==> flow/design.v <==
`timescale 1ns/1ps
module solution (
    input clk,
    input rst,
    input row_valid,
    input [281:0] row_data,
    output reg [63:0] splitters_hit,
    output reg done
);
    localparam WIDTH = 141;
    localparam HEIGHT = 142;
    localparam ROW_BITS = 282;
    reg [31:0] y;
    reg [WIDTH-1:0] active_mask;
    reg [ROW_BITS-1:0] current_row_data;
    wire [WIDTH-1:0] next_active;
    wire [15:0]      row_hit_count;  
    genvar i;
    wire [WIDTH-1:0] effective_active;
    wire [WIDTH-1:0] is_split;
    wire [WIDTH-1:0] beam_throwing_left;  
    wire [WIDTH-1:0] beam_throwing_right;  
    wire [WIDTH-1:0] beam_passing_down;    
    generate
        for (i=0; i<WIDTH; i=i+1) begin : cells
            wire [1:0] code = current_row_data[2*i+1 : 2*i];
            assign is_split[i] = (code == 2'd1);
            wire is_source = (code == 2'd2);
            assign effective_active[i] = active_mask[i] | is_source;
            assign beam_throwing_left[i]  = effective_active[i] & is_split[i];
            assign beam_throwing_right[i] = effective_active[i] & is_split[i];
            assign beam_passing_down[i]   = effective_active[i] & (~is_split[i]);
        end
    endgenerate
    generate
        for (i=0; i<WIDTH; i=i+1) begin : routing
            wire from_left;
            wire from_right;
            wire from_up;
            if (i == 0) assign from_left = 0;
            else assign from_left = beam_throwing_right[i-1];  
            if (i == WIDTH-1) assign from_right = 0;
            else assign from_right = beam_throwing_left[i+1];  
            assign from_up = beam_passing_down[i];
            assign next_active[i] = from_left | from_right | from_up;
        end
    endgenerate
    reg [15:0] pop_count;
    integer k;
    always @(*) begin
        pop_count = 0;
        for (k=0; k<WIDTH; k=k+1) begin
            if (effective_active[k] && is_split[k]) begin
                pop_count = pop_count + 1;
            end
        end
    end
    always @(posedge clk) begin
        if (rst) begin
            y <= 0;
            active_mask <= 0;
            splitters_hit <= 0;
            done <= 0;
        end else begin
            if (!done && row_valid) begin
                splitters_hit <= splitters_hit + pop_count;
                active_mask <= next_active;
                if (y == HEIGHT - 1) begin
                    done <= 1;
                end else begin
                    y <= y + 1;
                end
            end
        end
    end
    always @(*) begin
        current_row_data = row_data;
    end
endmodule
==> flow/run.sh <==
#!/bin/bash
# the make line also repeats each setting of config.mk as NAME=value (left out here)
make -C /OpenROAD-flow-scripts/flow DESIGN_CONFIG=/design/flow/config.mk WORK_HOME=/design/flow/orfs CLKGATE_MAP_FILE= finish
==> flow/config.mk <==
export PLATFORM = sky130hd
export DESIGN_NAME = solution
export DESIGN_NICKNAME = solution
export VERILOG_FILES = /design/flow/design.v
export SDC_FILE = /design/flow/constraint.sdc
export NUM_CORES = 4
export LEC_CHECK = 0
export ABC_AREA = 1
export CAP_MARGIN = 20
export CORE_MARGIN = 2
export CORE_UTILIZATION = 70
export CTS_CLUSTER_SIZE = 72
export PLACE_DENSITY = 0.66
export SETUP_SLACK_MARGIN = 3.12
export SLEW_MARGIN = 20
export TNS_END_PERCENT = 5
==> flow/constraint.sdc <==
create_clock -name core_clock -period 85.8 [get_ports {clk}]
set_input_delay 17.1600 -clock core_clock [delete_from_list [all_inputs] [get_ports {clk}]]
set_output_delay 17.1600 -clock core_clock [all_outputs]
set_load 0.01 [all_outputs]
==> run notes, run 1 <==
flow finished, numbers: status=failed layout checks, failed layout checks=negative setup slack, TNS Setup=-503.05 ns, pins over their slew limit=0, Main logic family=simple AND/OR/NAND/NOR gates, Logic pwr share=79.7%, Compound Share, Synth=8.37%, tool warning count=43, synth warn=1, Setup crit end=splitters_hit[61], Chip Height=289 um, placed instance count=12500, Setup crit start=row_data[1], vias in the first global route=65400, CP dominant cell by count=ha_4, FP Rows=104, slowest stage cell, crit path=ha_1, CP top delay family=simple AND/OR/NAND/NOR gates, Synth Net Count=11100, Yosys reg bits=238, Yosys top cell by area=nand2_1, VDD IR max=22.3 uV, CP Depth=528, Non-Filler Instances=12700, GRT overflow=0, ys async rst share=0%, Num CTS Buffers=35, Wirelength per Cell=15.1 um, Hold Crit Depth=2, Buf/Inv on CP=113, XOR Share, Synth=0.417%, first-pass GRT wire length=269000 um, setup ws final=-8.58 ns, Hold Path End=y[31], Post-synth seq share=8.39%, Avg Vias per Cell=5.81, P_clk=0.000158 W, worst path required time=86.33 ns, Initial DRC Count=6888, Distinct cells, synth=56, R2R depth=528, switching power=0.000750 W, power density over cell area=19.8 nW/um2, P_comb=0.00110 W, Sw Share=54.3%, largest net degree at the start of global routing=191, Initial Util=70.6%, Area leader share=17.2%, DRT Pass-1 Iters=22, mux frac, synth=0%, CP Capture Type=flop, top-count cell post-synth=nand2_1, Reg2Reg Setup Slack=7.76 ns, antenna viol nets, final=0, Placeable Area=80400 um2, Die Area=83400 um2, relative slew slack=32.7%, Top cells by area=nand2_1 (17%), inv_1 (14%), nand3_1 (11%), nand2_2 (9.1%), nor2_1 (8.4%), yosys stat chip area=56800 um2, Vias=73600, skew final=0.0426 ns, Hold WC Path Type=reg2reg, Crit Path Max Fanout=4, RSZ-0062 raised after global routing=yes, minimum clock period=94.38 ns, Clock transition at path regs=0.06 ns, WL final=191000 um, WS Path Type=in2reg, Synth Area in Adders=3.56%, DIE WIDTH=289 um, RR Startpoint=active_mask[1], slowest cell delay on critical path=0.39 ns, clk sinks=238, Port Buffers=349, cell count in the Yosys report=10700, antenna violations before repair=20, Critical Path Start Type=input port, slew of the pin with the lowest slew margin=1.01 ns, Synth top cells by count=nand2_1 (2604), inv_1 (2096), nor2_1 (1275), nand3_1 (1265), nand2_2 (828), sequential power=0.000122 W, DPL Wire Length=125000 um, CP arrival=94.90 ns, Clk network pwr share=11.4%, hold_ws=0.493 ns, hold_buf cts=0, P_int=0.000632 W, total track usage=36.5%, RR Endpoint=splitters_hit[61], MaxCap Viol Count=0, htree depth=2, Area Growth Syn to Fin=22.6%, Lkg Pwr=32.3 nW, fin crit share=110%, nets=12000, Ports=350, Syn Area/Cell=5.32 um2, Mapped Area=56800 um2, TritonCTS clock tree=yes, most used flip-flop cell=dfxtp_1, HP Start=y[31], root buffer cell=clkbuf_16, Mapped Cells=10700, Max Fclk=0.0106 GHz, flip-flops with a built-in enable=0, DRC errors left=0, Final Wtd Congestion=0.958, clk latency of the worst-skew pair=0.62 ns, Setup WS pre-CTS=-9.00 ns, Final Hold Viols=0, Reg power frac=8.8%, yosys simple share=64.4%, Main power group=combinational cells, Max Root-Sink Buffers=3, # setup viols final=63
[final cells by class]
cell class                      count  area [um2]
Antenna cell                       18        45.0
Clock buffer                       43         956
Clock inverter                     18         200
Fill cell                        4934       10800
Inverter                         2170        8250
Multi-Input combinational cell   8210       46300
Sequential cell                   238        4760
Tap cell                         1060        1330
Timing Repair Buffer              909        7730
[repair_timing]
| item | CTS | global route |
|---|---|---|
| setup buffers | 15 | 75 |
| endpoints found under the hold margin | 0 | 0 |
| setup endpoints to repair | 63 | 63 |
| pin swaps | 14 | 155 |
| resized | 50 | 309 |
[per-stage QoR]
stage / instance area [um2] / util (%) / total power (W)
after CTS: 67600 / 84.0 / 0.00120
after detailed placement: 66100 / 82.2 / 0.00103
after global routing: 69600 / 86.5 / 0.00148
after global placement: 66100 / 82.2 / 0.000971
final: 69600 / 86.6 / 0.00138
after floorplan: 58000 / - / 0.000777
[routing by layer]
layer	track usage, %	wire length, um
met5	0	38
met4	18.2	15400
met3	4.95	15900
met2	69.5	90300
met1	39.2	69000
==> run 2, diff against run 1 <==
ABC_AREA = unset   (was 1)
CAP_MARGIN = 40   (was 20)
CORE_UTILIZATION = 72   (was 70)
CTS_CLUSTER_DIAMETER = 375   (was unset)
CTS_CLUSTER_SIZE = 44   (was 72)
MAX_ROUTING_LAYER = met4   (was unset)
PLACE_DENSITY = unset   (was 0.66)
SETUP_SLACK_MARGIN = unset   (was 3.12)
TNS_END_PERCENT = unset   (was 5)
clock period = 49.8 ns   (was 85.8 ns; I/O delays follow)
==> run notes, run 2 <==
run metrics: status=aborted with a tool error, Failed at=detailed placement, error msg=[ERROR DPL-0038] Utilization greater than 100%, impossible to legalize, FP Rows=104 (unchanged), flip-flops with a built-in enable=0 (unchanged), Initial Util=72.4% (+1.8 points), Ports=350 (unchanged), Syn Area/Cell=7.28 um2 (+37%), Top cells by area=xnor2_1 (13%), dfxtp_1 (8.2%), xor2_1 (6.4%), nor2_1 (6.2%), nand2_1 (5.5%), yosys simple share=32.7% (-32 points), synth warn=1 (unchanged), Synth Net Count=8415 (-24%), Compound Share, Synth=18.4% (+10 points), top-count cell post-synth=nor2_1, Synth Area in Adders=3.67% (+0.11 points), Synth top cells by count=nor2_1 (958), xnor2_1 (893), nand2_1 (850), xor2_1 (421), a21oi_1 (326), ys async rst share=0% (unchanged), cell count in the Yosys report=7969 (-25%), yosys stat chip area=58000 um2 (+2.3%), Distinct cells, synth=151 (+170%), DIE WIDTH=288 um (-0.29%), mux frac, synth=2.61% (+2.6 points), Port Buffers=349 (unchanged), Main logic family=simple AND/OR/NAND/NOR gates, Final Wtd Congestion=1.06 (+11%), Yosys reg bits=238 (unchanged), Area leader share=13.5% (-3.7 points), Post-synth seq share=8.21% (-0.18 points), Mapped Area=58000 um2 (+2.3%), Chip Height=288 um (-0.29%), Placeable Area=80200 um2 (-0.32%), Die Area=82900 um2 (-0.58%), Yosys top cell by area=xnor2_1, most used flip-flop cell=dfxtp_1, XOR Share, Synth=30.7% (+30 points), Mapped Cells=7969 (-25%)
[run 2: stage by stage]
| step | power, W | instances |
|---|---|---|
| after floorplan | 0.00118 | 7969 |
| after global placement | 0.00176 | 11600 |
==> run 3, diff against run 2 <==
ABC_AREA = 1   (was unset)
CAP_MARGIN = 20   (was 40)
CTS_CLUSTER_DIAMETER = 163   (was 375)
CTS_CLUSTER_SIZE = 97   (was 44)
MAX_ROUTING_LAYER = unset   (was met4)
PLACE_DENSITY = 0.42   (was unset)
TNS_END_PERCENT = 5   (was unset)
clock period = 53.8 ns   (was 49.8 ns; I/O delays follow)
==> run notes, run 3 <==
run metrics: status=aborted with a tool error, Failed at=clock tree synthesis, error msg=[ERROR DPL-0033] detailed placement checks failed during check placement., DIE WIDTH=285 um (-1.1%), Port Buffers=349 (unchanged), yosys stat chip area=56800 um2 (-2.2%), Synth Net Count=11100 (+32%), synth warn=1 (unchanged), most used flip-flop cell=dfxtp_1, ys async rst share=0% (unchanged), XOR Share, Synth=0.417% (-30 points), Synth top cells by count=nand2_1 (2604), inv_1 (2096), nor2_1 (1275), nand3_1 (1265), nand2_2 (828), Final Wtd Congestion=0.950 (-10%), flip-flops with a built-in enable=0 (unchanged), Yosys top cell by area=nand2_1, Post-synth seq share=8.39% (+0.18 points), placed instance count=13400, Placeable Area=77700 um2 (-3.0%), Synth Area in Adders=3.56% (-0.11 points), FP Rows=102 (-1.9%), mux frac, synth=0% (-2.6 points), Mapped Area=56800 um2 (-2.2%), Syn Area/Cell=5.32 um2 (-27%), yosys simple share=64.4% (+32 points), Distinct cells, synth=56 (-63%), Chip Height=285 um (-1.1%), DP Area=72900 um2, Area leader share=17.2% (+3.7 points), Initial Util=73.0% (+0.62 points), Yosys reg bits=238 (unchanged), Ports=350 (unchanged), Compound Share, Synth=8.37% (-10 points), cell count in the Yosys report=10700 (+34%), Top cells by area=nand2_1 (17%), inv_1 (14%), nand3_1 (11%), nand2_2 (9.1%), nor2_1 (8.4%), Setup WS pre-CTS=-36.91 ns, top-count cell post-synth=nand2_1, Mapped Cells=10700 (+34%), Die Area=81100 um2 (-2.2%), DPL Wire Length=169000 um, Main logic family=simple AND/OR/NAND/NOR gates
-- run 3: per-stage QoR --
step	hold slack, ns	TNS [ns]	utilization (%)
after floorplan	0.444	-1856.00	-
after global placement	0.454	-1964.16	93.7
after detailed placement	0.483	-2290.63	93.7
==> run 4, diff against run 3 <==
CTS_CLUSTER_DIAMETER = 233   (was 163)
CTS_CLUSTER_SIZE = unset   (was 97)
PLACE_DENSITY = unset   (was 0.42)
PLACE_DENSITY_LB_ADDON = 0.19   (was unset)
clock period = 81.9 ns   (was 53.8 ns; I/O delays follow)
==> run notes, run 4 <==
run metrics: status=aborted with a tool error, Failed at=global routing, error msg=[ERROR GRT-0232] Routing congestion too high. Check the congestion heatmap in the GUI., FP Rows=102 (unchanged), Synth top cells by count=nand2_1 (2604), inv_1 (2096), nor2_1 (1275), nand3_1 (1265), nand2_2 (828), Mapped Area=56800 um2 (unchanged), mux frac, synth=0% (unchanged), Die Area=81100 um2 (unchanged), yosys simple share=64.4% (unchanged), DP Area=66700 um2 (-8.5%), Synth Area in Adders=3.56% (unchanged), clk sinks=238, Ports=350 (unchanged), Placeable Area=77700 um2 (unchanged), top-count cell post-synth=nand2_1, Compound Share, Synth=8.37% (unchanged), Post-synth seq share=8.39% (unchanged), cell count in the Yosys report=10700 (unchanged), flip-flops with a built-in enable=0 (unchanged), Mapped Cells=10700 (unchanged), Yosys reg bits=238 (unchanged), placed instance count=12600 (-6.2%), XOR Share, Synth=0.417% (unchanged), Synth Net Count=11100 (unchanged), Yosys top cell by area=nand2_1, Setup WS pre-CTS=-12.44 ns (+24.48 ns), synth warn=1 (unchanged), Initial Util=73.0% (unchanged), DPL Wire Length=128000 um (-24%), htree depth=2, Max Root-Sink Buffers=3, Area leader share=17.2% (unchanged), Top cells by area=nand2_1 (17%), inv_1 (14%), nand3_1 (11%), nand2_2 (9.1%), nor2_1 (8.4%), Distinct cells, synth=56 (unchanged), Port Buffers=349 (unchanged), Main logic family=simple AND/OR/NAND/NOR gates, DIE WIDTH=285 um (unchanged), most used flip-flop cell=dfxtp_1, ys async rst share=0% (unchanged), root buffer cell=clkbuf_16, Final Wtd Congestion=0.952 (+0.19%), yosys stat chip area=56800 um2 (unchanged), Num CTS Buffers=34, Syn Area/Cell=5.32 um2 (unchanged), total track usage=85.6%, GRT overflow=1727, Chip Height=285 um (unchanged)
-- run 4: timing repair --
action                                  CTS
setup buffers                            74
hold buffers                              0
pin swaps                                84
endpoints found under the setup margin   63
cloned                                    0
resized                                 116
-- run 4: per-stage QoR --
| step | TNS, ns | total power (W) |
|---|---|---|
| 2_1_floorplan | -439.75 | 0.000814 |
| 3_3_place_gp | -544.73 | 0.00102 |
| 3_5_place_dp | -748.17 | 0.00109 |
| 4_1_cts | -648.35 | 0.00132 |
-- run 4: per-layer routing --
metal / global-route usage, % / overflow
met5: 51.4 / 7
met1: 81.1 / 154
met4: 90.6 / 483
met2: 102 / 979
met3: 72.8 / 104
==> run 5, diff against run 4 <==
CTS_CLUSTER_DIAMETER = 163   (was 233)
CTS_CLUSTER_SIZE = 97   (was unset)
PLACE_DENSITY = 0.43   (was unset)
PLACE_DENSITY_LB_ADDON = unset   (was 0.19)
clock period = 59.6 ns   (was 81.9 ns; I/O delays follow)
==> run notes, run 5 <==
run metrics: Post-synth seq share=8.39% (unchanged), Top cells by area=nand2_1 (17%), inv_1 (14%), nand3_1 (11%), nand2_2 (9.1%), nor2_1 (8.4%), yosys simple share=64.4% (unchanged), Synth Area in Adders=3.56% (unchanged), Yosys reg bits=238 (unchanged), hold_buf cts=0 (unchanged), clk sinks=238 (unchanged), DIE WIDTH=285 um (unchanged), DPL Wire Length=156000 um (+21%), Mapped Cells=10700 (unchanged), most used flip-flop cell=dfxtp_1, top-count cell post-synth=nand2_1, Yosys top cell by area=nand2_1, synth warn=1 (unchanged), Main logic family=simple AND/OR/NAND/NOR gates, Syn Area/Cell=5.32 um2 (unchanged), Synth top cells by count=nand2_1 (2604), inv_1 (2096), nor2_1 (1275), nand3_1 (1265), nand2_2 (828), yosys stat chip area=56800 um2 (unchanged), mux frac, synth=0% (unchanged), FP Rows=102 (unchanged), Failed at=global routing, Mapped Area=56800 um2 (unchanged), Synth Net Count=11100 (unchanged), Port Buffers=349 (unchanged), total track usage=69.1%, GRT overflow=837, DP Area=71600 um2 (+7.4%), Area leader share=17.2% (unchanged), Compound Share, Synth=8.37% (unchanged), Final Wtd Congestion=0.956 (+0.38%), placed instance count=13200 (+5.2%), Ports=350 (unchanged), Distinct cells, synth=56 (unchanged), htree depth=1 (-1), Die Area=81100 um2 (unchanged), cell count in the Yosys report=10700 (unchanged), Initial Util=73.0% (unchanged), Chip Height=285 um (unchanged), flip-flops with a built-in enable=0 (unchanged), Num CTS Buffers=11 (-68%), ys async rst share=0% (unchanged), XOR Share, Synth=0.417% (unchanged), Placeable Area=77700 um2 (unchanged), root buffer cell=clkbuf_16, error msg=[ERROR GRT-0116] Global routing finished with congestion. Check the congestion regions in the DRC Viewer., Setup WS pre-CTS=-31.83 ns (-19.39 ns), status=aborted with a tool error, Max Root-Sink Buffers=3 (unchanged)
[run 5: through the flow]
step                hold slack, ns  utilization, %
CTS                          0.500            93.4
detailed placement           0.478            92.1
global placement             0.454            92.1
floorplan                    0.444               -
[run 5: repair_timing]
action | CTS
buffers inserted | 20
gates resized | 96
setup endpoints to repair | 63
pin swaps | 42
[run 5: routing by layer]
layer	overflow	GRT usage (%)
met1	17	65.3
met2	576	94.4
met3	19	49.2
met4	225	67.7
met5	0	23.1
==> run 6, diff against run 5 <==
CORE_UTILIZATION = 58   (was 72)
CTS_CLUSTER_DIAMETER = unset   (was 163)
CTS_CLUSTER_SIZE = unset   (was 97)
PLACE_DENSITY = unset   (was 0.43)
SETUP_SLACK_MARGIN = 3.12   (was unset)
clock period = 57.5 ns   (was 59.6 ns; I/O delays follow)
==> run notes, run 6 <==
flow finished, numbers: sequential power=0.000181 W, first-pass GRT wire length=264000 um, Ports=350 (unchanged), cell count in the Yosys report=10700 (unchanged), CP dominant cell by count=ha_4, Reg power frac=8.9%, Top cells by area=nand2_1 (17%), inv_1 (14%), nand3_1 (11%), nand2_2 (9.1%), nor2_1 (8.4%), mux frac, synth=0% (unchanged), total track usage=29.6%, Initial Util=58.6% (-14 points), largest net degree at the start of global routing=112, Synth Area in Adders=3.56% (unchanged), Setup crit start=row_data[1], HP Start=active_mask[92], Crit Path Max Fanout=4, WL final=158000 um, Max Fclk=0.0117 GHz, Vias=69400, Num CTS Buffers=36 (+25), antenna violations before repair=16, RR Startpoint=active_mask[1], FILL cells=7716, Distinct cells, synth=56 (unchanged), Avg Vias per Cell=5.04, P_comb=0.00163 W, Reg2Reg Setup Slack=-17.35 ns, Hold WC Path Type=reg2reg, Final Hold Viols=0, Syn Area/Cell=5.32 um2 (unchanged), VDD IR max=32.9 uV, P_int=0.00102 W, Area Growth Syn to Fin=35.2%, top-count cell post-synth=nand2_1, skew final=0.0420 ns, RR Endpoint=splitters_hit[61], Die Area=100000 um2 (+24%), power density over cell area=26.6 nW/um2, Logic pwr share=79.6%, ys async rst share=0% (unchanged), worst path required time=58.01 ns, DPL Wire Length=128000 um (-18%), Buf/Inv on CP=105, synth warn=1 (unchanged), yosys stat chip area=56800 um2 (unchanged), Clk network pwr share=11.5%, antenna viol nets, final=0, slew of the pin with the lowest slew margin=0.959 ns, Compound Share, Synth=8.37% (unchanged), slowest cell delay on critical path=0.39 ns, pins over their slew limit=0, TritonCTS clock tree=yes, Chip Height=317 um (+11%), Wirelength per Cell=11.5 um, slowest stage cell, crit path=ha_1, Main logic family=simple AND/OR/NAND/NOR gates, CP Depth=525, vias in the first global route=65000, minimum clock period=85.52 ns, fin crit share=149%, Clock transition at path regs=0.06 ns, Area leader share=17.2% (unchanged), Placeable Area=96900 um2 (+25%), Lkg Pwr=36.4 nW, Mapped Area=56800 um2 (unchanged), Port Buffers=349 (unchanged), status=failed layout checks, MaxCap Viol Count=0, Finished Core Util=79.2%, Hold Crit Depth=2, nets=12900, root buffer cell=clkbuf_16, XOR Share, Synth=0.417% (unchanged), Yosys reg bits=238 (unchanged), Yosys top cell by area=nand2_1, Setup crit end=splitters_hit[61], flip-flops with a built-in enable=0 (unchanged), Critical Path Start Type=input port, Final Wtd Congestion=0.929 (-2.8%), RSZ-0062 raised after global routing=yes, Synth top cells by count=nand2_1 (2604), inv_1 (2096), nor2_1 (1275), nand3_1 (1265), nand2_2 (828), CP top delay family=simple AND/OR/NAND/NOR gates, Sw Share=50.0%, TNS Setup=-1732.37 ns, CP Capture Type=flop, Hold Path End=active_mask[92], DRC errors left=0, # setup viols final=63, Post-synth seq share=8.39% (unchanged), GRT overflow=0, setup ws final=-28.02 ns, DIE WIDTH=317 um (+11%), total power=0.00204 W, Initial DRC Count=2991, FP Rows=114 (+12%), switching power=0.00102 W, htree depth=2 (+1), Max Root-Sink Buffers=3 (unchanged), Main power group=combinational cells, tool warning count=38, yosys simple share=64.4% (unchanged), clk sinks=238 (unchanged), failed layout checks=negative setup slack, most used flip-flop cell=dfxtp_1, P_clk=0.000234 W, DRT Pass-1 Iters=6, Mapped Cells=10700 (unchanged), relative slew slack=36.0%, clk latency of the worst-skew pair=0.64 ns, CP arrival=86.03 ns, WS Path Type=in2reg, R2R depth=525, Synth Net Count=11100 (unchanged)
## run 6: cell type report
cell class                      count  area, um2  share of cell area (%)
Clock inverter                     15        145                   0.189
Tap cell                         1276       1600                    2.08
Timing Repair Buffer             1810      14500                    18.9
Sequential cell                   238       4760                    6.21
Antenna cell                       11       27.5                  0.0359
Multi-Input combinational cell   8210      46400                    60.5
Clock buffer                       49       1040                    1.35
Inverter                         2170       8270                    10.8
## run 6: what timing repair did
action,in CTS,in global routing
resized,46,324
hold buffers,0,0
gates cloned,0,0
pin swaps,17,173
buffers inserted,7,70
endpoints found under the setup margin,63,63
## run 6: metrics by stage
stage               hold slack, ns  area (um2)  setup WS [ns]  cells
global placement             0.457       73200         -28.97  13600
detailed placement           0.477       73200         -31.33  13600
finish                       0.482       76700         -28.02  13800
CTS                          0.484       74600         -30.13  13700
global route                 0.506       76700         -30.74  13800
floorplan                    0.444       58000         -27.14  10700
## run 6: layer usage
| metal | routed length (um) | vias to the layer above | global-route usage, % | share of wire, % |
|---|---|---|---|---|
| met2 | 81000 | 954 | 57.4 | 51 |
| li1 | - | 37200 | - | - |
| met3 | 5390 | 301 | 3.36 | 3.4 |
| met5 | 73 | - | 0 | 0.046 |
| met1 | 66700 | 31000 | 33.3 | 42 |
| met4 | 4640 | 12 | 9.36 | 2.9 |
==> run 7, diff against run 6 <==
ABC_AREA = 0   (was 1)
CORE_UTILIZATION = 68   (was 58)
SETUP_SLACK_MARGIN = unset   (was 3.12)
clock period = 85.0 ns   (was 57.5 ns; I/O delays follow)
==> run notes, run 7 <==
flow finished, numbers: Final Hold Viols=0 (unchanged), yosys simple share=32.7% (-32 points), Mapped Area=58000 um2 (+2.3%), CP dominant cell by count=ha_4, fin crit share=110% (-39 points), DPL Wire Length=137000 um (+7.6%), tool warning count=42 (+11%), Synth Area in Adders=3.67% (+0.11 points), Initial Util=68.4% (+9.8 points), Critical Path Start Type=input port, TritonCTS clock tree=yes, Chip Height=296 um (-6.5%), Distinct cells, synth=151 (+170%), CP Capture Type=flop, clk sinks=238 (unchanged), Avg Vias per Cell=6.53 (+30%), Syn Area/Cell=7.28 um2 (+37%), Setup WS pre-CTS=-7.86 ns (+23.47 ns), root buffer cell=clkbuf_16, status=failed layout checks, Placeable Area=84900 um2 (-12%), failed layout checks=negative setup slack, synth warn=1 (unchanged), ys async rst share=0% (unchanged), Num CTS Buffers=31 (-14%), FP Rows=107 (-6.1%), clk latency of the worst-skew pair=0.68 ns (+0.04 ns), Area Growth Syn to Fin=28.9%, worst path required time=85.59 ns (+27.58 ns), slew of the pin with the lowest slew margin=1.29 ns (+0.335 ns), total track usage=39.4% (+9.8 points), Lkg Pwr=28.8 nW (-21%), RR Startpoint=active_mask[1], Main logic family=simple AND/OR/NAND/NOR gates, MaxCap Viol Count=0 (unchanged), WS Path Type=in2reg, Hold Path End=splitters_hit[6], Hold Crit Depth=2 (unchanged), yosys stat chip area=58000 um2 (+2.3%), XOR Share, Synth=30.7% (+30 points), pins over their slew limit=0 (unchanged), VDD IR max=33.2 uV (+0.92%), Final Wtd Congestion=0.963 (+3.7%), P_comb=0.00119 W (-27%), skew final=0.0293 ns (-0.0128 ns), CP arrival=93.99 ns (+7.96 ns), DIE WIDTH=296 um (-6.5%), Compound Share, Synth=18.4% (+10 points), DP Area=69900 um2 (-4.6%), top-count cell post-synth=nor2_1, antenna violations before repair=15 (-1), nets=9700 (-25%), Main power group=combinational cells, htree depth=1 (-1), CP Depth=469 (-11%), Die Area=87700 um2 (-13%), minimum clock period=93.41 ns, design area=74800 um2 (-2.5%), M1 wire length=78100 um (+17%), WL met3=18100 um (+240%), setup ws final=-8.41 ns (+19.61 ns), DR WL met2=97200 um (+20%), Top cells by area=xnor2_1 (13%), dfxtp_1 (8.2%), xor2_1 (6.4%), nor2_1 (6.2%), nand2_1 (5.5%), Clk network pwr share=9.8% (-1.7 points), Post-synth seq share=8.21% (-0.18 points), WL final=208000 um (+32%), cell count in the Yosys report=7969 (-25%), first-pass GRT wire length=295000 um (+12%), sequential power=0.000120 W (-34%), P_int=0.000757 W (-26%), Setup crit start=row_data[3], mux frac, synth=2.61% (+2.6 points), switching power=0.000694 W (-32%), DR top layer=met5, TNS Setup=-480.38 ns (+1251.99 ns), Clock transition at path regs=0.07 ns (about the same), slowest cell delay on critical path=0.66 ns (+0.27 ns), Buf/Inv on CP=43 (-59%), Vias=68200 (-1.8%), Yosys top cell by area=xnor2_1, Synth top cells by count=nor2_1 (958), xnor2_1 (893), nand2_1 (850), xor2_1 (421), a21oi_1 (326), Crit Path Max Fanout=4 (unchanged), Reg2Reg Setup Slack=7.71 ns (+25.06 ns), RSZ-0062 raised after global routing=yes, Ports=350 (unchanged), # setup viols final=63 (unchanged), R2R depth=468 (-11%), slowest stage cell, crit path=nor3b_2, Sw Share=47.8% (-2.2 points), most used flip-flop cell=dfxtp_1, relative slew slack=13.1% (-23 points), CP top delay family=adder cells, total power=0.00145 W (-29%), Synth Net Count=8415 (-24%), Initial DRC Count=7100 (+140%), P_clk=0.000143 W (-39%), DRC errors left=0 (unchanged), Port Buffers=349 (unchanged), Max Fclk=0.0107 GHz, antenna viol nets, final=0 (unchanged), Max Root-Sink Buffers=3 (unchanged), Hold WC Path Type=reg2reg, largest net degree at the start of global routing=126 (+13%), Reg power frac=8.3% (-0.6 points), Yosys reg bits=238 (unchanged), HP Start=splitters_hit[6], flip-flops with a built-in enable=0 (unchanged), RR Endpoint=splitters_hit[53], FILL cells=4520 (-41%), power density over cell area=19.4 nW/um2 (-27%), vias in the first global route=62600 (-3.7%), Area leader share=13.5% (-3.7 points), GRT overflow=0 (unchanged), Wirelength per Cell=20.0 um (+74%), Setup crit end=splitters_hit[53], Logic pwr share=81.9% (+2.3 points), Mapped Cells=7969 (-25%), DRT Pass-1 Iters=12 (+6)
[run 7: metrics by stage]
| step | utilization (%) | cells | hold WS (ns) |
|---|---|---|---|
| after floorplan | - | 7969 | 0.467 |
| after global placement | 82.3 | 10200 | 0.463 |
| after detailed placement | 82.3 | 10200 | 0.472 |
| after CTS | 85.2 | 10300 | 0.487 |
| after global routing | 88.1 | 10400 | 0.515 |
| final | 88.1 | 10400 | 0.499 |
[run 7: what timing repair did]
action	in CTS	in global routing
gates resized	109	342
hold buffers	0	0
pin swaps	139	291
setup buffers	123	82
cloned	0	0
setup endpoints to repair	63	63
[run 7: cell type report]
| type | instances | area [um2] | share of cell area (%) |
|---|---|---|---|
| Antenna cell | 15 | 37.5 | 0.0502 |
| Clock buffer | 42 | 857 | 1.15 |
| Clock inverter | 15 | 179 | 0.239 |
| Inverter | 299 | 1130 | 1.51 |
| Multi-Input combinational cell | 7203 | 54300 | 72.7 |
| Sequential cell | 238 | 4760 | 6.37 |
| Tap cell | 1144 | 1430 | 1.91 |
| Timing Repair Buffer | 1481 | 12000 | 16.1 |
[run 7: layer usage]
layer / track usage, % / vias up
li1: - / 31000
met1: 47.4 / 31900
met2: 69.0 / 4061
met3: 5.33 / 1247
met4: 19.4 / 10
met5: 0 / -
==> run 8, diff against run 7 <==
ABC_AREA = unset   (was 0)
CORE_UTILIZATION = 69   (was 68)
CTS_CLUSTER_SIZE = 36   (was unset)
TNS_END_PERCENT = unset   (was 5)
clock period = 43.7 ns   (was 85.0 ns; I/O delays follow)
==> run notes, run 8 <==
run metrics: DIE WIDTH=294 um (-0.72%), Chip Height=294 um (-0.72%), Top cells by area=xnor2_1 (13%), dfxtp_1 (8.2%), xor2_1 (6.4%), nor2_1 (6.2%), nand2_1 (5.5%), Area leader share=13.5% (unchanged), Mapped Area=58000 um2 (unchanged), Ports=350 (unchanged), Post-synth seq share=8.21% (unchanged), top-count cell post-synth=nor2_1, status=aborted with a tool error, Yosys reg bits=238 (unchanged), Synth Area in Adders=3.67% (unchanged), Initial Util=69.6% (+1.2 points), error msg=[ERROR DPL-0033] detailed placement checks failed during check placement., Synth top cells by count=nor2_1 (958), xnor2_1 (893), nand2_1 (850), xor2_1 (421), a21oi_1 (326), Mapped Cells=7969 (unchanged), Placeable Area=83400 um2 (-1.7%), Syn Area/Cell=7.28 um2 (unchanged), Final Wtd Congestion=0.984 (+2.3%), ys async rst share=0% (unchanged), XOR Share, Synth=30.7% (unchanged), Compound Share, Synth=18.4% (unchanged), Main logic family=simple AND/OR/NAND/NOR gates, synth warn=1 (unchanged), most used flip-flop cell=dfxtp_1, Failed at=detailed placement, mux frac, synth=2.61% (unchanged), yosys stat chip area=58000 um2 (unchanged), FP Rows=106 (-0.93%), cell count in the Yosys report=7969 (unchanged), Yosys top cell by area=xnor2_1, Die Area=86400 um2 (-1.4%), flip-flops with a built-in enable=0 (unchanged), Synth Net Count=8415 (unchanged), Distinct cells, synth=151 (unchanged), yosys simple share=32.7% (unchanged), Port Buffers=349 (unchanged)
-- run 8: per-stage QoR --
| step | instances | setup TNS (ns) | worst slack (ns) | hold WS (ns) |
|---|---|---|---|---|
| global placement | 11800 | -2324.43 | -37.63 | 0.466 |
| floorplan | 7969 | -2343.80 | -37.99 | 0.467 |
==> run 9, diff against run 8 <==
ABC_AREA = 1   (was unset)
CAP_MARGIN = 5   (was 20)
CELL_PAD_IN_SITES_GLOBAL_PLACEMENT = 3   (was unset)
CORE_ASPECT_RATIO = 1.12   (was unset)
CORE_MARGIN = 3   (was 2)
CORE_UTILIZATION = 56   (was 69)
CTS_CLUSTER_DIAMETER = 384   (was unset)
CTS_CLUSTER_SIZE = 24   (was 36)
GPL_TIMING_DRIVEN = 0   (was unset)
MAX_ROUTING_LAYER = met4   (was unset)
MIN_ROUTING_LAYER = met2   (was unset)
PLACE_DENSITY = 0.79   (was unset)
SETUP_SLACK_MARGIN = -2.0   (was unset)
TNS_END_PERCENT = 40   (was unset)
clock period = 78.8 ns   (was 43.7 ns; I/O delays follow)
==> run notes, run 9 <==
run metrics: status=aborted with a tool error, Failed at=global placement without I/O, error msg=[ERROR GPL-0301] Utilization 152.275 % exceeds 100%., DIE WIDTH=307 um (+4.4%), Post-synth seq share=8.39% (+0.18 points), XOR Share, Synth=0.417% (-30 points), Chip Height=343 um (+17%), Syn Area/Cell=5.32 um2 (-27%), top-count cell post-synth=nand2_1, Yosys reg bits=238 (unchanged), Top cells by area=nand2_1 (17%), inv_1 (14%), nand3_1 (11%), nand2_2 (9.1%), nor2_1 (8.4%), mux frac, synth=0% (-2.6 points), Synth Net Count=11100 (+32%), Synth top cells by count=nand2_1 (2604), inv_1 (2096), nor2_1 (1275), nand3_1 (1265), nand2_2 (828), Compound Share, Synth=8.37% (-10 points), Die Area=105000 um2 (+22%), Initial Util=56.9% (-13 points), Mapped Cells=10700 (+34%), Placeable Area=99700 um2 (+19%), Distinct cells, synth=56 (-63%), most used flip-flop cell=dfxtp_1, flip-flops with a built-in enable=0 (unchanged), Yosys top cell by area=nand2_1, yosys simple share=64.4% (+32 points), synth warn=1 (unchanged), ys async rst share=0% (unchanged), FP Rows=122 (+15%), cell count in the Yosys report=10700 (+34%), Main logic family=simple AND/OR/NAND/NOR gates, yosys stat chip area=56800 um2 (-2.2%), Mapped Area=56800 um2 (-2.2%), Synth Area in Adders=3.56% (-0.11 points), Area leader share=17.2% (+3.7 points)
==> run 10, diff against run 9 <==
CAP_MARGIN = 0   (was 5)
CELL_PAD_IN_SITES_GLOBAL_PLACEMENT = unset   (was 3)
CORE_ASPECT_RATIO = 1.1   (was 1.12)
CORE_UTILIZATION = 71   (was 56)
CTS_CLUSTER_DIAMETER = 78   (was 384)
CTS_CLUSTER_SIZE = 74   (was 24)
GPL_ROUTABILITY_DRIVEN = 0   (was unset)
GPL_TIMING_DRIVEN = unset   (was 0)
HOLD_SLACK_MARGIN = 0.22   (was unset)
MAX_ROUTING_LAYER = unset   (was met4)
PLACE_DENSITY = unset   (was 0.79)
SETUP_SLACK_MARGIN = unset   (was -2.0)
TNS_END_PERCENT = 95   (was 40)
clock period = 95.0 ns   (was 78.8 ns; I/O delays follow)
==> run notes, run 10 <==
run metrics: Mapped Area=56800 um2 (unchanged), cell count in the Yosys report=10700 (unchanged), ys async rst share=0% (unchanged), Area leader share=17.2% (unchanged), Main logic family=simple AND/OR/NAND/NOR gates, total track usage=74.2%, clk sinks=238, Compound Share, Synth=8.37% (unchanged), Mapped Cells=10700 (unchanged), DPL Wire Length=120000 um, root buffer cell=clkbuf_16, Post-synth seq share=8.39% (unchanged), Failed at=global routing, XOR Share, Synth=0.417% (unchanged), Yosys reg bits=238 (unchanged), htree depth=1, GRT overflow=422, synth warn=1 (unchanged), flip-flops with a built-in enable=0 (unchanged), yosys simple share=64.4% (unchanged), Chip Height=303 um (-12%), Die Area=83400 um2 (-21%), Initial Util=71.8% (+15 points), Setup WS pre-CTS=-4.68 ns, Port Buffers=349, status=aborted with a tool error, Distinct cells, synth=56 (unchanged), Placeable Area=79100 um2 (-21%), Top cells by area=nand2_1 (17%), inv_1 (14%), nand3_1 (11%), nand2_2 (9.1%), nor2_1 (8.4%), Yosys top cell by area=nand2_1, DP Area=64600 um2, Ports=350, error msg=[ERROR GRT-0232] Routing congestion too high. Check the congestion heatmap in the GUI., yosys stat chip area=56800 um2 (unchanged), mux frac, synth=0% (unchanged), Synth top cells by count=nand2_1 (2604), inv_1 (2096), nor2_1 (1275), nand3_1 (1265), nand2_2 (828), Num CTS Buffers=25, Synth Net Count=11100 (unchanged), most used flip-flop cell=dfxtp_1, DIE WIDTH=276 um (-10%), FP Rows=108 (-11%), top-count cell post-synth=nand2_1, hold_buf cts=0, Synth Area in Adders=3.56% (unchanged), Syn Area/Cell=5.32 um2 (unchanged), Max Root-Sink Buffers=3
-- run 10: what timing repair did --
action                     4_1_cts
gates cloned                     0
buffers inserted                59
setup endpoints to repair       63
gates resized                  137
pin swaps                       64
-- run 10: through the flow --
step | setup TNS, ns | util (%) | hold slack [ns] | cells
after floorplan | 0 | - | 0.444 | 10700
after detailed placement | -257.76 | 81.7 | 0.475 | 12300
after CTS | -151.23 | 84.2 | 0.496 | 12400
after global placement | -75.80 | 81.7 | 0.454 | 12300
-- run 10: metal layers --
layer  track usage [%]  overflow
met2              83.4        94
met5              42.3        34
met4              52.3       119
met3              80.1       175
met1                 -         -
==> run 11, diff against run 10 <==
CAP_MARGIN = 20   (was 0)
CELL_PAD_IN_SITES_DETAIL_PLACEMENT = 1   (was unset)
CELL_PAD_IN_SITES_GLOBAL_PLACEMENT = 2   (was unset)
CORE_ASPECT_RATIO = 1.63   (was 1.1)
CORE_MARGIN = 2   (was 3)
CORE_UTILIZATION = 37   (was 71)
CTS_CLUSTER_DIAMETER = unset   (was 78)
CTS_CLUSTER_SIZE = unset   (was 74)
GPL_ROUTABILITY_DRIVEN = unset   (was 0)
GPL_TIMING_DRIVEN = 0   (was unset)
HOLD_SLACK_MARGIN = unset   (was 0.22)
MAX_ROUTING_LAYER = met5   (was unset)
PLACE_DENSITY_LB_ADDON = 0.29   (was unset)
SLEW_MARGIN = 5   (was 20)
TNS_END_PERCENT = unset   (was 95)
clock period = 149.0 ns   (was 95.0 ns; I/O delays follow)
==> run notes, run 11 <==
flow finished, numbers: largest net degree at the start of global routing=12, Avg Vias per Cell=6.95, WS Path Type=in2reg, Non-Filler Instances=13200, slowest cell delay on critical path=0.61 ns, FILL cells=22100, Post-CTS Setup Bufs=0 (-100%), Final Wtd Congestion=0.918, Lkg Pwr=29.4 nW, Area leader share=17.2% (unchanged), clk latency of the worst-skew pair=0.66 ns, HP Start=active_mask[0], htree depth=2 (+1), top-count cell post-synth=nand2_1, fin crit share=85.7%, CP dominant cell by count=ha_1, hold_buf cts=0 (unchanged), RSZ-0062 raised after global routing=no, antenna violations before repair=0, total power=0.000611 W, FP Rows=183 (+69%), Synth top cells by count=nand2_1 (2604), inv_1 (2096), nor2_1 (1275), nand3_1 (1265), nand2_2 (828), DPL Wire Length=165000 um (+38%), Vias=91500, power density over cell area=9.52 nW/um2, design area=64200 um2, pins over their slew limit=0, RR Endpoint=splitters_hit[62], ys async rst share=0% (unchanged), synth warn=1 (unchanged), P_int=0.000261 W, sequential power=0.0000702 W, Setup crit end=splitters_hit[62], Initial DRC Count=10600, Register Area=4760 um2, CP Depth=518, P_comb=0.000446 W, hold_ws=0.480 ns, Main logic family=simple AND/OR/NAND/NOR gates, Synth Net Count=11100 (unchanged), flip-flops with a built-in enable=0 (unchanged), Max Fclk=0.00783 GHz, CP arrival=128.22 ns, TNS Setup=0 ns, yosys stat chip area=56800 um2 (unchanged), Chip Height=504 um (+67%), worst path required time=149.53 ns, TritonCTS clock tree=yes, slew of the pin with the lowest slew margin=1.19 ns, Critical Path Start Type=input port, WL final=198000 um, relative slew slack=20.5%, RR Startpoint=active_mask[1], Distinct cells, synth=56 (unchanged), total track usage=37.2%, nets=11500, Logic pwr share=73.0%, DRC errors left=0, MI comb area=43600 um2, MaxCap Viol Count=0, skew final=0.0288 ns, Die Area=157000 um2 (+88%), Ports=350 (unchanged), Setup crit start=row_data[2], Buf/Inv on CP=103, post_cts resized=0 (-100%), DIE WIDTH=311 um (+13%), Hold WC Path Type=reg2reg, first-pass GRT wire length=323000 um, tool warning count=31, Port Buffers=348 (-0.29%), vias in the first global route=98000, Initial Util=37.2% (-35 points), most used flip-flop cell=dfxtp_1, Mapped Area=56800 um2 (unchanged), VDD IR max=8.49 uV, status=timing/DRC/antenna clean, Top cells by area=nand2_1 (17%), inv_1 (14%), nand3_1 (11%), nand2_2 (9.1%), nor2_1 (8.4%), switching power=0.000350 W, Compound Share, Synth=8.37% (unchanged), antenna viol nets, final=0, Post-synth seq share=8.39% (unchanged), Max Root-Sink Buffers=3 (unchanged), Mapped Cells=10700 (unchanged), Reg2Reg Setup Slack=50.73 ns, Reg power frac=11.5%, placed instance count=13100 (+5.9%), Hold Crit Depth=2, minimum clock period=127.69 ns, yosys simple share=64.4% (unchanged), Final Hold Viols=0, cell count in the Yosys report=10700 (unchanged), Clk network pwr share=15.5%, GRT overflow=0, Synth Area in Adders=3.56% (unchanged), clk sinks=238 (unchanged), Crit Path Max Fanout=5, Area Growth Syn to Fin=13.0%, CP top delay family=simple AND/OR/NAND/NOR gates, Hold Path End=active_mask[0], Wirelength per Cell=15.0 um, Sw Share=57.3%, Main power group=combinational cells, root buffer cell=clkbuf_16, CP Capture Type=flop, Yosys reg bits=238 (unchanged), Num CTS Buffers=35 (+40%), Placeable Area=152000 um2 (+93%), XOR Share, Synth=0.417% (unchanged), mux frac, synth=0% (unchanged), Clock transition at path regs=0.06 ns, DRT Pass-1 Iters=8, slowest stage cell, crit path=nor3_1, Syn Area/Cell=5.32 um2 (unchanged), DP Area=62800 um2 (-2.7%), # setup viols final=0, P_clk=0.0000945 W, Yosys top cell by area=nand2_1, R2R depth=517
-- run 11: routing by layer --
layer  GRT usage, %  wire [um]  share of wire [%]  vias to the layer above
met5           5.74        743               0.38                        -
met4           4.23      11900                6.0                       26
met3           43.4      66300                 34                     1244
met2           50.9     119000                 60                    21900
met1              -          0                  0                    34200
li1               -          -                  -                    34200
-- run 11: per-stage QoR --
stage	worst slack (ns)	util (%)
floorplan	32.54	-
CTS	21.67	42.0
detailed placement	21.48	41.2
global placement	23.65	41.2
finish	21.31	42.1
global route	14.01	42.0
-- run 11: cell type report --
type                    count  area share, %
diodes                     47          0.183
plain buffers              60          0.359
clock buffers              46           1.51
clock inverters            13          0.281
inverters                2170           12.8
multi-input cells        8210           67.9
flip-flops and latches    238           7.43
well taps                2035           3.97
repair buffers            353           5.57
==> run 12, diff against run 11 <==
CELL_PAD_IN_SITES_DETAIL_PLACEMENT = unset   (was 1)
CELL_PAD_IN_SITES_GLOBAL_PLACEMENT = unset   (was 2)
CORE_ASPECT_RATIO = unset   (was 1.63)
CORE_UTILIZATION = 70   (was 37)
CTS_CLUSTER_DIAMETER = 247   (was unset)
GPL_TIMING_DRIVEN = unset   (was 0)
MAX_ROUTING_LAYER = unset   (was met5)
MIN_ROUTING_LAYER = unset   (was met2)
PLACE_DENSITY_LB_ADDON = 0.06   (was 0.29)
SLEW_MARGIN = 20   (was 5)
TNS_END_PERCENT = 5   (was unset)
clock period = 85.9 ns   (was 149.0 ns; I/O delays follow)
==> run notes, run 12 <==
run metrics: DPL Wire Length=126000 um (-24%), Synth Area in Adders=3.56% (unchanged), clk sinks=238 (unchanged), Placeable Area=80400 um2 (-47%), Chip Height=289 um (-43%), Synth top cells by count=nand2_1 (2604), inv_1 (2096), nor2_1 (1275), nand3_1 (1265), nand2_2 (828), Ports=350 (unchanged), Yosys reg bits=238 (unchanged), yosys simple share=64.4% (unchanged), Port Buffers=349 (+0.29%), Yosys top cell by area=nand2_1, Area leader share=17.2% (unchanged), synth warn=1 (unchanged), htree depth=2 (unchanged), Main logic family=simple AND/OR/NAND/NOR gates, Mapped Area=56800 um2 (unchanged), DP Area=66200 um2 (+5.3%), placed instance count=12500 (-4.3%), Synth Net Count=11100 (unchanged), FP Rows=104 (-43%), flip-flops with a built-in enable=0 (unchanged), Setup WS pre-CTS=-8.94 ns (-30.43 ns), Distinct cells, synth=56 (unchanged), Top cells by area=nand2_1 (17%), inv_1 (14%), nand3_1 (11%), nand2_2 (9.1%), nor2_1 (8.4%), most used flip-flop cell=dfxtp_1, Die Area=83400 um2 (-47%), Mapped Cells=10700 (unchanged), root buffer cell=clkbuf_16, ys async rst share=0% (unchanged), DIE WIDTH=289 um (-7.1%), status=aborted with a tool error, Initial Util=70.6% (+33 points), Syn Area/Cell=5.32 um2 (unchanged), cell count in the Yosys report=10700 (unchanged), Post-synth seq share=8.39% (unchanged), top-count cell post-synth=nand2_1, Max Root-Sink Buffers=3 (unchanged), XOR Share, Synth=0.417% (unchanged), mux frac, synth=0% (unchanged), Final Wtd Congestion=0.959 (+4.5%), Compound Share, Synth=8.37% (unchanged), Failed at=global routing, yosys stat chip area=56800 um2 (unchanged), Num CTS Buffers=34 (-2.9%)
run 12: through the flow:
| stage | hold WS, ns | utilization [%] |
|---|---|---|
| detailed placement | 0.467 | 82.3 |
| floorplan | 0.444 | - |
| global placement | 0.457 | 82.3 |
| CTS | 0.474 | 84.0 |
run 12: repair_timing:
item,4_1_cts
pin swaps,22
hold buffers,0
resized,57
setup buffers,7
setup endpoints to repair,63
==> run 13, diff against run 12 <==
CELL_PAD_IN_SITES_DETAIL_PLACEMENT = 2   (was unset)
CELL_PAD_IN_SITES_GLOBAL_PLACEMENT = 2   (was unset)
CORE_ASPECT_RATIO = 1.63   (was unset)
CORE_UTILIZATION = 53   (was 70)
CTS_CLUSTER_DIAMETER = 285   (was 247)
GPL_TIMING_DRIVEN = 0   (was unset)
HOLD_SLACK_MARGIN = 0.13   (was unset)
MAX_ROUTING_LAYER = met5   (was unset)
MIN_ROUTING_LAYER = met2   (was unset)
PLACE_DENSITY_LB_ADDON = 0.29   (was 0.06)
SLEW_MARGIN = 5   (was 20)
TNS_END_PERCENT = 15   (was 5)
clock period = 110.0 ns   (was 85.9 ns; I/O delays follow)
==> run notes, run 13 <==
run metrics: FP Rows=153 (+47%), cell count in the Yosys report=10700 (unchanged), most used flip-flop cell=dfxtp_1, Failed at=global placement without I/O, Chip Height=422 um (+46%), Syn Area/Cell=5.32 um2 (unchanged), Synth top cells by count=nand2_1 (2604), inv_1 (2096), nor2_1 (1275), nand3_1 (1265), nand2_2 (828), DIE WIDTH=260 um (-9.8%), Yosys reg bits=238 (unchanged), Main logic family=simple AND/OR/NAND/NOR gates, Mapped Area=56800 um2 (unchanged), Post-synth seq share=8.39% (unchanged), synth warn=1 (unchanged), Synth Area in Adders=3.56% (unchanged), Compound Share, Synth=8.37% (unchanged), error msg=[ERROR FLW-0024] Place density exceeds 1.0 (current PLACE_DENSITY_LB_ADDON =  0.29). Please check if the value of  PLACE_DENSITY_LB_ADDON is between 0 and 0.99., top-count cell post-synth=nand2_1, Area leader share=17.2% (unchanged), Yosys top cell by area=nand2_1, yosys simple share=64.4% (unchanged), mux frac, synth=0% (unchanged), Mapped Cells=10700 (unchanged), Placeable Area=106000 um2 (+32%), XOR Share, Synth=0.417% (unchanged), Distinct cells, synth=56 (unchanged), Die Area=110000 um2 (+32%), Initial Util=53.3% (-17 points), flip-flops with a built-in enable=0 (unchanged), Top cells by area=nand2_1 (17%), inv_1 (14%), nand3_1 (11%), nand2_2 (9.1%), nor2_1 (8.4%), Synth Net Count=11100 (unchanged), status=aborted with a tool error, yosys stat chip area=56800 um2 (unchanged), ys async rst share=0% (unchanged)
==> run 14, diff against run 13 <==
ABC_AREA = unset   (was 1)
CELL_PAD_IN_SITES_DETAIL_PLACEMENT = unset   (was 2)
CELL_PAD_IN_SITES_GLOBAL_PLACEMENT = unset   (was 2)
CORE_ASPECT_RATIO = unset   (was 1.63)
CORE_UTILIZATION = 19   (was 53)
CTS_CLUSTER_DIAMETER = unset   (was 285)
GPL_TIMING_DRIVEN = unset   (was 0)
HOLD_SLACK_MARGIN = unset   (was 0.13)
MAX_ROUTING_LAYER = unset   (was met5)
MIN_ROUTING_LAYER = unset   (was met2)
PLACE_DENSITY_LB_ADDON = unset   (was 0.29)
SLEW_MARGIN = 20   (was 5)
TNS_END_PERCENT = unset   (was 15)
clock period = 160.0 ns   (was 110.0 ns; I/O delays follow)
==> run notes, run 14 <==
flow finished, numbers: CP top delay family=adder cells, Max Root-Sink Buffers=3, Final Hold Viols=0, Reg power frac=12.6%, Die Area=310000 um2 (+180%), antenna violations before repair=22, P_int=0.000256 W, Synth Area in Adders=3.67% (+0.11 points), Sw Share=49.0%, Hold Crit Depth=2, Area Growth Syn to Fin=15.5%, power density over cell area=7.49 nW/um2, RR Endpoint=splitters_hit[58], htree depth=2, Yosys top cell by area=xnor2_1, skew final=0.0683 ns, minimum clock period=122.39 ns, Buf/Inv on CP=24, post_cts resized=0, WS Path Type=in2reg, Vias=56000, first-pass GRT wire length=289000 um, status=timing/DRC/antenna clean, Mapped Area=58000 um2 (+2.3%), Register Area=4760 um2, CP dominant cell by count=ha_1, Placeable Area=303000 um2 (+180%), Synth Net Count=8415 (-24%), XOR Share, Synth=30.7% (+30 points), hold_buf cts=0, Post-synth seq share=8.21% (-0.18 points), CP arrival=122.90 ns, antenna viol nets, final=0, Num CTS Buffers=36, total power=0.000502 W, hold_ws=0.484 ns, Hold WC Path Type=reg2reg, Ports=350, Mapped Cells=7969 (-25%), Wirelength per Cell=14.9 um, Setup crit end=splitters_hit[58], TNS Setup=0 ns, Setup crit start=row_data[3], total track usage=11.3%, R2R depth=453, Initial Util=19.1% (-34 points), CP Capture Type=flop, Lkg Pwr=23.0 nW, design area=67000 um2, Post-CTS Setup Bufs=0, root buffer cell=clkbuf_16, FILL cells=34000, slowest stage cell, crit path=a21oi_1, DP Area=65700 um2, most used flip-flop cell=dfxtp_1, Avg Vias per Cell=4.61, Synth top cells by count=nor2_1 (958), xnor2_1 (893), nand2_1 (850), xor2_1 (421), a21oi_1 (326), Top cells by area=xnor2_1 (13%), dfxtp_1 (8.2%), xor2_1 (6.4%), nor2_1 (6.2%), nand2_1 (5.5%), P_comb=0.000352 W, TritonCTS clock tree=yes, top-count cell post-synth=nor2_1, GRT overflow=0, MaxCap Viol Count=0, Distinct cells, synth=151 (+170%), Port Buffers=349, clk latency of the worst-skew pair=0.66 ns, Main power group=combinational cells, Max Fclk=0.00817 GHz, DPL Wire Length=149000 um, Yosys reg bits=238 (unchanged), switching power=0.000246 W, largest net degree at the start of global routing=145, Chip Height=557 um (+32%), WL final=181000 um, tool warning count=34, Logic pwr share=70.2%, Clock transition at path regs=0.06 ns, Compound Share, Synth=18.4% (+10 points), HP Start=splitters_hit[0], synth warn=1 (unchanged), Hold Path End=splitters_hit[0], yosys stat chip area=58000 um2 (+2.3%), flip-flops with a built-in enable=0 (unchanged), ys async rst share=0% (unchanged), yosys simple share=32.7% (-32 points), MI comb area=51200 um2, FP Rows=202 (+32%), nets=8594, Initial DRC Count=3514, slew of the pin with the lowest slew margin=1.02 ns, relative slew slack=31.4%, RR Startpoint=active_mask[1], Syn Area/Cell=7.28 um2 (+37%), P_clk=0.0000864 W, Area leader share=13.5% (-3.7 points), # setup viols final=0, DRT Pass-1 Iters=6, Final Wtd Congestion=0.875, vias in the first global route=52300, Critical Path Start Type=input port, VDD IR max=8.32 uV, RSZ-0062 raised after global routing=no, slowest cell delay on critical path=0.69 ns, fin crit share=76.5%, Clk network pwr share=17.2%, DRC errors left=0, Reg2Reg Setup Slack=68.95 ns, worst path required time=160.52 ns, Main logic family=simple AND/OR/NAND/NOR gates, pins over their slew limit=0, sequential power=0.0000634 W, mux frac, synth=2.61% (+2.6 points), DIE WIDTH=557 um (+110%), clk sinks=238, cell count in the Yosys report=7969 (-25%), CP Depth=453, Crit Path Max Fanout=9
## run 14: per-layer routing
| metal | GRT usage, % | routed length, um | vias up |
|---|---|---|---|
| met5 | 0 | 39 | - |
| met3 | 1.63 | 8230 | 152 |
| met4 | 3.21 | 4770 | 6 |
| li1 | - | - | 28700 |
| met1 | 15.7 | 89700 | 26100 |
| met2 | 17.9 | 78500 | 1062 |
## run 14: layout make-up
type | count | share of cell area, %
Clock buffer | 48 | 1.52
Tap cell | 3978 | 7.43
Clock inverter | 16 | 0.368
Antenna cell | 16 | 0.0597
Sequential cell | 238 | 7.11
Multi-Input combinational cell | 7203 | 76.4
Timing Repair Buffer | 370 | 5.47
Inverter | 299 | 1.68
## run 14: stage by stage
stage	cells	util, %	worst slack [ns]
global route	12200	22.1	28.89
detailed placement	12100	21.7	37.66
CTS	12200	22.1	37.94
floorplan	7969	-	47.68
global placement	12100	21.7	39.41
finish	12200	22.1	37.61
==> run 15, diff against run 14 <==
ABC_AREA = 1   (was unset)
CORE_UTILIZATION = 72   (was 19)
CTS_CLUSTER_SIZE = 73   (was unset)
PLACE_DENSITY = 0.65   (was unset)
TNS_END_PERCENT = 95   (was unset)
clock period = 83.1 ns   (was 160.0 ns; I/O delays follow)
==> run notes, run 15 <==
run metrics: status=aborted with a tool error, Failed at=global routing, error msg=[ERROR GRT-0232] Routing congestion too high. Check the congestion heatmap in the GUI., Setup WS pre-CTS=-11.34 ns (-49.00 ns), DPL Wire Length=128000 um (-15%), Chip Height=285 um (-49%), GRT overflow=160, Placeable Area=77700 um2 (-74%), most used flip-flop cell=dfxtp_1, ys async rst share=0% (unchanged), yosys simple share=64.4% (+32 points), total track usage=61.1%, Synth top cells by count=nand2_1 (2604), inv_1 (2096), nor2_1 (1275), nand3_1 (1265), nand2_2 (828), Mapped Cells=10700 (+34%), Initial Util=73.0% (+54 points), Final Wtd Congestion=0.947 (+8.2%), Synth Area in Adders=3.56% (-0.11 points), synth warn=1 (unchanged), Die Area=81100 um2 (-74%), clk sinks=238 (unchanged), yosys stat chip area=56800 um2 (-2.2%), root buffer cell=clkbuf_16, Post-synth seq share=8.39% (+0.18 points), Top cells by area=nand2_1 (17%), inv_1 (14%), nand3_1 (11%), nand2_2 (9.1%), nor2_1 (8.4%), Synth Net Count=11100 (+32%), htree depth=2 (unchanged), mux frac, synth=0% (-2.6 points), Area leader share=17.2% (+3.7 points), FP Rows=102 (-50%), cell count in the Yosys report=10700 (+34%), Syn Area/Cell=5.32 um2 (-27%), DIE WIDTH=285 um (-49%), Compound Share, Synth=8.37% (-10 points), Mapped Area=56800 um2 (-2.2%), Distinct cells, synth=56 (-63%), Num CTS Buffers=35 (-2.8%), Ports=350 (unchanged), Yosys top cell by area=nand2_1, Max Root-Sink Buffers=3 (unchanged), placed instance count=12500 (+3.8%), XOR Share, Synth=0.417% (-30 points), flip-flops with a built-in enable=0 (unchanged), top-count cell post-synth=nand2_1, Main logic family=simple AND/OR/NAND/NOR gates, Port Buffers=349 (unchanged), Yosys reg bits=238 (unchanged)
[run 15: routing by layer]
metal  GRT overflow  global-route usage [%]
met2             98                    87.3
met5              0                    11.3
met3              2                    37.1
met1              4                    59.6
met4             56                    58.9
[run 15: per-stage QoR]
step	TNS [ns]	hold slack [ns]	total power, W	instance area [um2]
after floorplan	-377.57	0.444	0.000806	58100
after global placement	-492.06	0.454	0.00101	66800
after detailed placement	-675.67	0.465	0.00107	66800
after CTS	-575.16	0.486	0.00128	68600
[run 15: what timing repair did]
action                     CTS
setup endpoints to repair   63
setup buffers               24
hold buffers                 0
pin swaps                   51
resized                     88
==> run 16, diff against run 15 <==
ABC_AREA = unset   (was 1)
CORE_UTILIZATION = 58   (was 72)
CTS_CLUSTER_SIZE = unset   (was 73)
PLACE_DENSITY = unset   (was 0.65)
TNS_END_PERCENT = unset   (was 95)
clock period = 81.2 ns   (was 83.1 ns; I/O delays follow)
==> run notes, run 16 <==
flow finished, numbers: DRT Pass-1 Iters=7, R2R depth=463, yosys stat chip area=58000 um2 (+2.3%), Wirelength per Cell=17.4 um, most used flip-flop cell=dfxtp_1, slew of the pin with the lowest slew margin=1.08 ns, design area=78900 um2, Syn Area/Cell=7.28 um2 (+37%), Hold Crit Depth=2, minimum clock period=90.82 ns, Main power group=combinational cells, clk latency of the worst-skew pair=0.65 ns, Ports=350 (unchanged), Die Area=103000 um2 (+27%), DPL Wire Length=139000 um (+9.3%), root buffer cell=clkbuf_16, Num CTS Buffers=34 (-2.9%), Hold WC Path Type=reg2reg, Synth top cells by count=nor2_1 (958), xnor2_1 (893), nand2_1 (850), xor2_1 (421), a21oi_1 (326), Post-synth seq share=8.21% (-0.18 points), ys async rst share=0% (unchanged), fin crit share=112%, Hold Path End=splitters_hit[0], tool warning count=35, sequential power=0.000125 W, Chip Height=320 um (+12%), Sw Share=45.2%, Reg2Reg Setup Slack=5.79 ns, WL final=192000 um, Final Wtd Congestion=0.935 (-1.3%), slowest stage cell, crit path=or4bb_4, Reg power frac=8.1%, relative slew slack=26.4%, Mapped Cells=7969 (-25%), status=failed layout checks, Max Root-Sink Buffers=3 (unchanged), Mapped Area=58000 um2 (+2.3%), htree depth=2 (unchanged), setup ws final=-9.62 ns, synth warn=1 (unchanged), Setup crit start=row_data[1], Initial DRC Count=4727, P_int=0.000845 W, Yosys reg bits=238 (unchanged), antenna violations before repair=11, total track usage=34.1%, Top cells by area=xnor2_1 (13%), dfxtp_1 (8.2%), xor2_1 (6.4%), nor2_1 (6.2%), nand2_1 (5.5%), mux frac, synth=2.61% (+2.6 points), WS Path Type=in2reg, RR Startpoint=active_mask[0], RR Endpoint=splitters_hit[58], HP Start=splitters_hit[0], XOR Share, Synth=30.7% (+30 points), Final Hold Viols=0, Avg Vias per Cell=5.94, switching power=0.000696 W, yosys simple share=32.7% (-32 points), DIE WIDTH=320 um (+12%), Crit Path Max Fanout=4, cell count in the Yosys report=7969 (-25%), slowest cell delay on critical path=0.56 ns, Initial Util=58.2% (-15 points), Port Buffers=349 (unchanged), VDD IR max=38.3 uV, flip-flops with a built-in enable=0 (unchanged), Critical Path Start Type=input port, CP dominant cell by count=ha_1, nets=10100, Max Fclk=0.0110 GHz, DP Area=71900 um2 (+7.7%), top-count cell post-synth=nor2_1, Clock transition at path regs=0.06 ns, Clk network pwr share=10.6%, Area leader share=13.5% (-3.7 points), DRC errors left=0, Yosys top cell by area=xnor2_1, largest net degree at the start of global routing=100, clk sinks=238 (unchanged), CP Depth=464, pins over their slew limit=0, failed layout checks=negative setup slack, Placeable Area=99700 um2 (+28%), power density over cell area=19.5 nW/um2, P_comb=0.00125 W, Area Growth Syn to Fin=35.9%, hold_buf cts=0 (unchanged), RSZ-0062 raised after global routing=yes, antenna viol nets, final=0, Finished Core Util=79.1%, CP Capture Type=flop, CP top delay family=adder cells, vias in the first global route=62400, CP arrival=91.29 ns, worst path required time=81.67 ns, Synth Area in Adders=3.67% (+0.11 points), Compound Share, Synth=18.4% (+10 points), MaxCap Viol Count=0, Synth Net Count=8415 (-24%), Buf/Inv on CP=42, FP Rows=116 (+14%), # setup viols final=63, skew final=0.0504 ns, Lkg Pwr=31.3 nW, TritonCTS clock tree=yes, first-pass GRT wire length=299000 um, Vias=65500, Main logic family=simple AND/OR/NAND/NOR gates, Setup crit end=splitters_hit[58], GRT overflow=0, Logic pwr share=81.3%, P_clk=0.000164 W, Distinct cells, synth=151 (+170%)
## run 16: metrics by stage
step / hold slack (ns) / instances / total power, W / setup slack (ns) / TNS [ns]
2_1_floorplan: 0.467 / 7969 / 0.000724 / -7.99 / -453.81
3_3_place_gp: 0.465 / 10600 / 0.00103 / -8.01 / -467.15
3_5_place_dp: 0.470 / 10600 / 0.00106 / -10.31 / -608.24
4_1_cts: 0.477 / 10900 / 0.00136 / -8.22 / -479.01
5_1_grt: 0.514 / 11000 / 0.00164 / -12.91 / -769.37
6_report: 0.477 / 11000 / 0.00154 / -9.62 / -563.71
## run 16: layer usage
| metal | vias to the layer above | global-route usage [%] | part of all wire (%) |
|---|---|---|---|
| li1 | 31900 | - | - |
| met1 | 31300 | 42.9 | 43 |
| met2 | 1908 | 60.0 | 49 |
| met3 | 443 | 3.60 | 5.0 |
| met4 | 2 | 12.2 | 3.7 |
| met5 | - | 0 | 0.0068 |
## run 16: cell type report
type / instances / area (um2)
well taps: 1298 / 1620
repair buffers: 1922 / 15400
clock inverters: 16 / 213
multi-input cells: 7203 / 54800
clock buffers: 43 / 935
fillers: 7099 / 20800
flip-flops and latches: 238 / 4760
diodes: 12 / 30.0
inverters: 299 / 1130
## run 16: what timing repair did
item,in CTS,in global routing
pin swaps,138,279
setup buffers,336,86
gates resized,176,386
setup endpoints to repair,63,63
Power and IR drop assume default switching activity.
